== run A ==
==> flow/design.v (excerpt) <==
module cpu_system(
    input          clk,
    input          reset,
    output         imem_read,
    output [5:0]   imem_addr,
    input  [127:0] imem_rdata,
    input          imem_busywait,
    output         dmem_read,
    output         dmem_write,
    output [5:0]   dmem_addr,
    output [31:0]  dmem_wdata,
    input  [31:0]  dmem_rdata,
    input          dmem_busywait,
    output         ret_valid,
    output [31:0]  ret_pc,
    output         ret_rf_we,
    output [2:0]   ret_rf_waddr,
    output [7:0]   ret_rf_wdata
);
    wire [31:0] PC, INSTRUCTION;
    wire [7:0] ALU_RESULT, REGOUT1, CACHE_READDATA;
    wire READENABLE_CACHE, WRITEENABLE_CACHE, CACHE_BUSYWAIT, INSTRUCT_CACHE_BUSYWAIT;
    CPU myCPU(PC, INSTRUCTION, clk, reset, READENABLE_CACHE, WRITEENABLE_CACHE, ALU_RESULT, REGOUT1, CACHE_READDATA, CACHE_BUSYWAIT, INSTRUCT_CACHE_BUSYWAIT,
              ret_valid, ret_rf_we, ret_rf_waddr, ret_rf_wdata);
    Instruct_Cache_Controller myInstruct_Cache_Controller(PC[9:0], imem_busywait, imem_rdata, INSTRUCT_CACHE_BUSYWAIT, imem_read, INSTRUCTION, imem_addr, clk, reset);
    Cache_Controller myCache_Controller(ALU_RESULT, REGOUT1, dmem_rdata, dmem_busywait, READENABLE_CACHE, WRITEENABLE_CACHE,
                                        dmem_addr, dmem_wdata, dmem_read, dmem_write, CACHE_BUSYWAIT, CACHE_READDATA,
                                        clk, reset);
    assign ret_pc = PC;
endmodule
Size: ~1,200 flip-flops, about 260 I/O pins, roughly 0.054 mm^2 of cells after synthesis.
clock: 15.1 ns
lec_check: 0
cap_margin: 20
cell_pad_in_sites_global_placement: 1
core_margin: 2
core_utilization: 46
cts_cluster_size: 34
gpl_routability_driven: 0
gpl_timing_driven: 0
max_routing_layer: met4
min_routing_layer: met1
place_density: 0.61
slew_margin: 20
tns_end_percent: 30
run.sh (not shown) runs the stock make flow with config.mk's settings and CLKGATE_MAP_FILE=.
Run A: full flow OK, the timing, DRC and antenna checks passed
## Diff of input files: run B against run A
Settings: removing MAX_ROUTING_LAYER (formerly met4); removing MIN_ROUTING_LAYER (formerly met1); removing GPL_TIMING_DRIVEN (formerly 0); removing GPL_ROUTABILITY_DRIVEN (formerly 0); removing CELL_PAD_IN_SITES_GLOBAL_PLACEMENT (formerly 1); removing CTS_CLUSTER_SIZE (formerly 34); removing TNS_END_PERCENT (formerly 30); changing CORE_UTILIZATION from 46 to 60; removing PLACE_DENSITY (formerly 0.61); changing the clock period (ns, I/O delays scaled along) from 15.1 to 5.4.
## What came out
| run B | all stages done | FAIL | negative setup slack |
The routed length on met2 of run B exceeds that of run A by 3.8%.
From run A to run B the numbers moved as follows: final critical-path setup slack now smaller, register-to-register path setup slack decreased 5.67 ns, well-tap cell count now smaller.
Combinational power went up by more than 100% going from run A to run B.
Looking at sum of routed wire length over all layers across run B and run A, the one that comes out lower is run A.
Against run A, run B reports a multi-input gate area in the final layout that is higher.
Setup changes, run B to run C
Settings: SETUP_SLACK_MARGIN: unset -> 0.65; CORE_UTILIZATION: 60 -> 70; HOLD_SLACK_MARGIN: unset -> 0.3; PLACE_DENSITY_LB_ADDON: unset -> 0.0; CTS_CLUSTER_SIZE: unset -> 49.
--- outcome ---
Flow for run C halted at global routing, error code GRT-0232.
| HPWL after detailed placement | run C vs run B | worse |
Compared to run B, run C was floorplanned on a smaller die.
Run C vs. run B: number of placement rows lost 8; number of gates resized after CTS grew by about 1%.
### run C -> run D
Settings: CTS_CLUSTER_SIZE removed (was 49); SETUP_SLACK_MARGIN removed (was 0.65); PLACE_DENSITY_LB_ADDON removed (was 0.0); HOLD_SLACK_MARGIN removed (was 0.3); CORE_UTILIZATION changed from 70 to 30; the clock period (ns, I/O delays scaled along) changed from 5.4 to 11.6.
Run D closes out successfully: all stages finished, all timing, DRC and antenna checks passed. Comparing run C with run D, the area of the mapped netlist came out essentially unchanged. Run C -> run D: die size increased by more than 100%. Going from run C to run D, total placed cells including tap cells grew by more than 10%. Diff run C and run D: horizontal die dimension higher in run D. Comparing run C against run D, there is no change at all in count of cell types in the netlist. Worst setup slack before clock tree synthesis (run D over run C): increase, 3.44 ns. Diff run C -> run D: number of gates resized after CTS fell by 578; number of cells produced by synthesis stayed essentially flat; detailed placement HPWL fell by 16,000 um. Run C -> run D: number of buffers created by CTS increased by a few percent. When the final numbers for run C and run D were put side by side, the placeable core region turned out to be greater in run D.

* * *

== v32 ==
cpu_system again, from the RTL that the note above started with.
export LEC_CHECK = 0
export ABC_AREA = 1
export CAP_MARGIN = 30
export CELL_PAD_IN_SITES_DETAIL_PLACEMENT = 2
export CORE_ASPECT_RATIO = 1.27
export CORE_MARGIN = 2
export CORE_UTILIZATION = 68
export GPL_ROUTABILITY_DRIVEN = 0
export GPL_TIMING_DRIVEN = 1
export HOLD_SLACK_MARGIN = 0.18
export MIN_ROUTING_LAYER = met2
export PLACE_DENSITY_LB_ADDON = 0.16
export SETUP_SLACK_MARGIN = -0.32
export SLEW_MARGIN = 10
export TNS_END_PERCENT = 25
create_clock -name core_clock -period 5.6 [get_ports {clk}]
v32 did not finish; the tool stopped in detailed placement with error DPL-0033.
Relative to v32, the following input files were edited for v53:
# v32
export LEC_CHECK = 0
export ABC_AREA = 1
export CAP_MARGIN = 30
export CELL_PAD_IN_SITES_DETAIL_PLACEMENT = 2
export CORE_ASPECT_RATIO = 1.27
export CORE_MARGIN = 2
export CORE_UTILIZATION = 68
export GPL_ROUTABILITY_DRIVEN = 0
export GPL_TIMING_DRIVEN = 1
export HOLD_SLACK_MARGIN = 0.18
export MIN_ROUTING_LAYER = met2
export PLACE_DENSITY_LB_ADDON = 0.16
export SETUP_SLACK_MARGIN = -0.32
export SLEW_MARGIN = 10
export TNS_END_PERCENT = 25
create_clock -name core_clock -period 5.6 [get_ports {clk}]
# v53
export LEC_CHECK = 0
export CAP_MARGIN = 20
export CORE_MARGIN = 2
export CORE_UTILIZATION = 66
export SLEW_MARGIN = 20
create_clock -name core_clock -period 4.8 [get_ports {clk}]
### Flow results
Post-synth area from yosys stat in v53 is 2400 sq um lower than in v32
| fraction of the mapped netlist area in adder cells | v53 vs v32 | ≈ equal |
Compound-gate portion of the synthesized area delta for v53 relative to v32: 2.0 points lower
Die size in v53 is about 1.4% lower than in v32
Xor-xnor portion of the synthesized cell area: v53 vs v32 up 0.30 points
Between v32 and v53, the flow reports synthesized cell count decreasing by more than a quarter.
Taking v32 as the reference, in v53 post-synthesis sequential area ratio saw an increase, number of distinct library cell variants in the gate-level netlist after synthesis picked up an extra 72%, core area moved down, multiplexer share of the synthesized area went up.
To summarise v53: no stage aborted, but the layout did not pass its checks, failing on negative setup slack.
diff inputs: v53 => v28
# v53
export LEC_CHECK = 0
export CAP_MARGIN = 20
export CORE_MARGIN = 2
export CORE_UTILIZATION = 66
export SLEW_MARGIN = 20
create_clock -name core_clock -period 4.8 [get_ports {clk}]
# v28
export LEC_CHECK = 0
export CAP_MARGIN = 20
export CORE_MARGIN = 2
export CORE_UTILIZATION = 61
export SLEW_MARGIN = 20
create_clock -name core_clock -period 5.4 [get_ports {clk}]
==> results <==
v53 finished all stages; however, its layout fails the closing checks, the failures being negative setup slack. STATUS run=v28 STAGES=ALL_DONE FINAL_CHECKS=FAILED CAUSE=negative setup slack. Compared with v53, v28 shows row count that has gone up by a few percent. Against v53, v28 comes in 0.02 ns higher on delay of the slowest cell on the worst path. Going from v53 to v28, antenna cell count shrinks by 15. Summary of the comparison: final critical-path setup slack is higher in v28, relative to v53. Compared to v53, the routing of v28 uses less wire.
## Diff of input files: v59 against v28
# v28
export LEC_CHECK = 0
export CAP_MARGIN = 20
export CORE_MARGIN = 2
export CORE_UTILIZATION = 61
export SLEW_MARGIN = 20
create_clock -name core_clock -period 5.4 [get_ports {clk}]
# v59
export LEC_CHECK = 0
export CAP_MARGIN = 40
export CORE_MARGIN = 2
export CORE_UTILIZATION = 66
export CTS_CLUSTER_DIAMETER = 352
export CTS_CLUSTER_SIZE = 17
export HOLD_SLACK_MARGIN = 0.27
export PLACE_DENSITY_LB_ADDON = 0.0
export SETUP_SLACK_MARGIN = 1.29
export SLEW_MARGIN = 20
export TNS_END_PERCENT = 10
create_clock -name core_clock -period 5.4 [get_ports {clk}]
[summary]
Clock period minus worst slack: v59 > v28. v59 finished all stages; layout check result: FAIL, due to negative setup slack. Changes observed in v59 relative to v28: final antenna diode count picked up an extra 6, multi-input gate share of the layout cell area picked up an extra 0.21 points, internal power component lost about 10%. Relative to v28, the clock power of v59 is lower by about 26%.
--- input diff v59..v42 ---
# v59
export LEC_CHECK = 0
export CAP_MARGIN = 40
export CORE_MARGIN = 2
export CORE_UTILIZATION = 66
export CTS_CLUSTER_DIAMETER = 352
export CTS_CLUSTER_SIZE = 17
export HOLD_SLACK_MARGIN = 0.27
export PLACE_DENSITY_LB_ADDON = 0.0
export SETUP_SLACK_MARGIN = 1.29
export SLEW_MARGIN = 20
export TNS_END_PERCENT = 10
create_clock -name core_clock -period 5.4 [get_ports {clk}]
# v42
export LEC_CHECK = 0
export CAP_MARGIN = 20
export CORE_MARGIN = 2
export CORE_UTILIZATION = 40
export SLEW_MARGIN = 20
create_clock -name core_clock -period 9.72 [get_ports {clk}]
v42 | status: complete | timing, DRC, antenna: pass. v42 ends up with lower global-route usage than v59 does. Min clock skew across v59 and v42: v42. Part of the total power dissipated in combinational logic (v42 over v59): decrease, 7.5 points. Transition time of the tightest slew-check pin, v59 and v42: larger value in v42. [v42] share of the clock period used by the worst path after layout fell 59 points relative to v59.
## Diff of input files: v55 against v42
# v42
export LEC_CHECK = 0
export CAP_MARGIN = 20
export CORE_MARGIN = 2
export CORE_UTILIZATION = 40
export SLEW_MARGIN = 20
create_clock -name core_clock -period 9.72 [get_ports {clk}]
# v55
export LEC_CHECK = 0
export ABC_AREA = 1
export CAP_MARGIN = 20
export CORE_MARGIN = 2
export CORE_UTILIZATION = 70
export CTS_CLUSTER_SIZE = 39
export PLACE_DENSITY_LB_ADDON = 0.14
export SETUP_SLACK_MARGIN = 0.74
export SLEW_MARGIN = 20
create_clock -name core_clock -period 2.6 [get_ports {clk}]
Results
Delta (v55 minus v42): die size saw a decrease; chip area line of the yosys report saw an increase.
Sort v55 and v42 by final estimated routing congestion in global placement desc -> top: v55
Cell area after technology mapping delta for v55 relative to v42: 2400 sq um higher
Comparing v55 and v42, the higher floorplan-stage core utilization was measured on v55.
In the reports for v55 and v42, the smaller number of instances in the synthesized netlist belongs to v42.
Any difference in fraction of the mapped netlist area in adder cells between v42 and v55 is small enough to ignore.
v55: instance area after placement 11% above v42
Compared to v42, v55 has area fraction in compound gates after synthesis 2.0 points higher.
Compared with v42, total CTS buffers in v55 decreased by more than 10%.
Status(v55) = ERROR, stage = global routing

* * *

lane 1:
cpu_system again, from the RTL that the note above started with.
export LEC_CHECK = 0
export CAP_MARGIN = 25
export CORE_ASPECT_RATIO = 1.63
export CORE_MARGIN = 10
export CORE_UTILIZATION = 34
export CTS_CLUSTER_SIZE = 41
export GPL_ROUTABILITY_DRIVEN = 0
export GPL_TIMING_DRIVEN = 0
export HOLD_SLACK_MARGIN = 0.24
export MIN_ROUTING_LAYER = met1
export PLACE_DENSITY_LB_ADDON = 0.23
export SLEW_MARGIN = 20
create_clock -name core_clock -period 12.9 [get_ports {clk}]
Input-level comparison between lane 2 and lane 1:
- swapping 10 for 2 in CORE_MARGIN
- clearing PLACE_DENSITY_LB_ADDON, which used to be 0.23
- clearing CTS_CLUSTER_SIZE, which used to be 41
- clearing GPL_ROUTABILITY_DRIVEN, which used to be 0
- clearing GPL_TIMING_DRIVEN, which used to be 0
- clearing HOLD_SLACK_MARGIN, which used to be 0.24
- clearing MIN_ROUTING_LAYER, which used to be met1
- swapping 34 for 40 in CORE_UTILIZATION
- swapping 25 for 20 in CAP_MARGIN
- clearing CORE_ASPECT_RATIO, which used to be 1.63
- swapping 12.9 for 5.37 in the clock period (ns, I/O delays scaled along)
Notes after the runs:
Note that the violation tally from detailed-route iteration zero recorded for lane 2 amounts to 1.2 times the value seen in lane 1.
In lane 2 the placed standard-cell area turned out 6.6% higher than in lane 1.
Re area after synthesis: no difference whatsoever between lane 1 and lane 2.
Compared with lane 1, lane 2 shows proportion of power drawn by the clock network higher by 0.2 points.
The run with more routed wire is lane 1, not lane 2.
Layout checks on lane 2: not met. Flow itself completed; violations: negative setup slack.
Net switching power of the design on lane 2 is behind lane 1.
The following lists how lane 3 was set up differently from lane 2:
- putting CELL_PAD_IN_SITES_DETAIL_PLACEMENT at 1 where nothing was set
- swapping 5.37 for 9.0 in the clock period (ns, I/O delays scaled along)
==> results <==
- Layout checks on lane 3: not met. Flow itself completed; violations: negative setup slack.
- Lane 3 vs lane 2: number of filler instances in the final layout up by more than 10%
- The final core utilization of lane 3 falls short of that of lane 2 by 4.1 points.
- Against lane 2 as the reference, lane 3 delivers a lower delay of the slowest critical-path stage.
- Vias: lane 3 fewer than lane 2
- The lower sequential share of layout area came out of lane 2.
- Taking lane 2 as 1.0, lane 3 lands at 0.50 on highest ir drop seen on vdd.
- Taking lane 2 as the reference, in lane 3 clock skew went up by 0.017 ns; number of logic inverters in the finished layout went down by about 1.5%.
Input-level comparison between lane 4 and lane 3:
- CTS_CLUSTER_SIZE: unset -> 39
- CELL_PAD_IN_SITES_DETAIL_PLACEMENT: 1 -> unset
- ABC_AREA: unset -> 0
- CORE_UTILIZATION: 40 -> 70
- SETUP_SLACK_MARGIN: unset -> 0.96
- the clock period (ns, I/O delays scaled along): 9.0 -> 3.46
[summary]
- The log for lane 4 ends in global routing (5_1_grt) with error GRT-0232, so the run never completed.
- | worst slack at placement | lower: lane 4 |
- Relative to lane 3, die extent in x has decreased by about 24% in lane 4.
- On lane 4: row count is 25% lower than what lane 3 gave.
- From lane 3 to lane 4, average cell area after synthesis did not move at all.
- Lane 4 vs lane 3 — standard cell core area dropped by more than a quarter
- Going from lane 3 to lane 4, the die size was found to have gone down by about 40%.

* * *

Starting RTL as in the previous note.
// cpu_system
module cpu_system(
    input          clk,
    input          reset,
    output         imem_read,
    output [5:0]   imem_addr,
    input  [127:0] imem_rdata,
    input          imem_busywait,
    output         dmem_read,
    output         dmem_write,
    output [5:0]   dmem_addr,
    output [31:0]  dmem_wdata,
    input  [31:0]  dmem_rdata,
    input          dmem_busywait,
    output         ret_valid,
    output [31:0]  ret_pc,
    output         ret_rf_we,
    output [2:0]   ret_rf_waddr,
    output [7:0]   ret_rf_wdata
);
export LEC_CHECK = 0
export CAP_MARGIN = 20
export CELL_PAD_IN_SITES_GLOBAL_PLACEMENT = 0
export CORE_MARGIN = 2
export CORE_UTILIZATION = 70
export CTS_CLUSTER_SIZE = 20
export GPL_ROUTABILITY_DRIVEN = 1
export MIN_ROUTING_LAYER = met1
export PLACE_DENSITY_LB_ADDON = 0.07
export SLEW_MARGIN = 20
create_clock -name core_clock -period 5.42 [get_ports {clk}]
The first run ended with an error in 5_1_grt (GRT-0232).
Then changed:
CTS_CLUSTER_DIAMETER = 384   (was unset)
GPL_ROUTABILITY_DRIVEN = 0   (was 1)
MAX_ROUTING_LAYER = met4   (was unset)
PLACE_DENSITY = 0.35   (was unset)
PLACE_DENSITY_LB_ADDON = unset   (was 0.07)
SETUP_SLACK_MARGIN = 2.1   (was unset)
TNS_END_PERCENT = 50   (was unset)
clock period = 7.77 ns   (was 5.42 ns; I/O delays follow)
After rerunning: Now the flow ran to the end with violations: setup timing. Synthesized cell count is unchanged. Die area stays the same. Synthesized area stays the same.
Then changed:
CELL_PAD_IN_SITES_GLOBAL_PLACEMENT = 1   (was 0)
CORE_UTILIZATION = 59   (was 70)
CTS_CLUSTER_DIAMETER = unset   (was 384)
CTS_CLUSTER_SIZE = 14   (was 20)
MAX_ROUTING_LAYER = unset   (was met4)
PLACE_DENSITY = 0.61   (was 0.35)
SETUP_SLACK_MARGIN = unset   (was 2.1)
TNS_END_PERCENT = unset   (was 50)
clock period = 6.99 ns   (was 7.77 ns; I/O delays follow)
Result: With this change the flow finished but failed the layout checks on capacitance limit, slew limit, setup timing; wire length is lower by 15%; clock skew is lower by 0.0094 ns; die area is higher by 18%; setup slack is worse by 0.032 ns; non-clock buffer count is higher by 74; via count is lower by 8.5%; global-route usage is lower by 13 points; power is higher by 22%; clock-buffer cell count is higher by 41; design area is higher by 4.4%.
Then changed:
CORE_UTILIZATION = 61   (was 59)
CTS_CLUSTER_SIZE = 34   (was 14)
PLACE_DENSITY = unset   (was 0.61)
PLACE_DENSITY_LB_ADDON = 0.01   (was unset)
SETUP_SLACK_MARGIN = 1.57   (was unset)
clock period = 5.4 ns   (was 6.99 ns; I/O delays follow)
What happened: With this change the flow finished but failed the layout checks on setup timing. Power increases by 28%. Sequential power increases by 29%. Die size decreases by 3.2%. Non-clock buffer count increases by 60. Clock-buffer cell count decreases by 8. Via count increases by 0.79%. Clock power increases by 29%.
Then changed:
CELL_PAD_IN_SITES_GLOBAL_PLACEMENT = unset   (was 1)
CORE_UTILIZATION = 66   (was 61)
CTS_CLUSTER_SIZE = 49   (was 34)
GPL_ROUTABILITY_DRIVEN = unset   (was 0)
MIN_ROUTING_LAYER = unset   (was met1)
PLACE_DENSITY_LB_ADDON = 0.0   (was 0.01)
SETUP_SLACK_MARGIN = 1.59   (was 1.57)
TNS_END_PERCENT = 10   (was unset)
=> The new run completed, yet does not pass: setup timing; setup slack gets worse by 0.48 ns; final cell count came out lower by 0.94%; routed wire length came out higher by about 22%; total power came out higher by 4.8%; sequential share of layout area hardly moves; hold slack gets better by 0.018 ns.
Power and IR drop assume default switching activity.
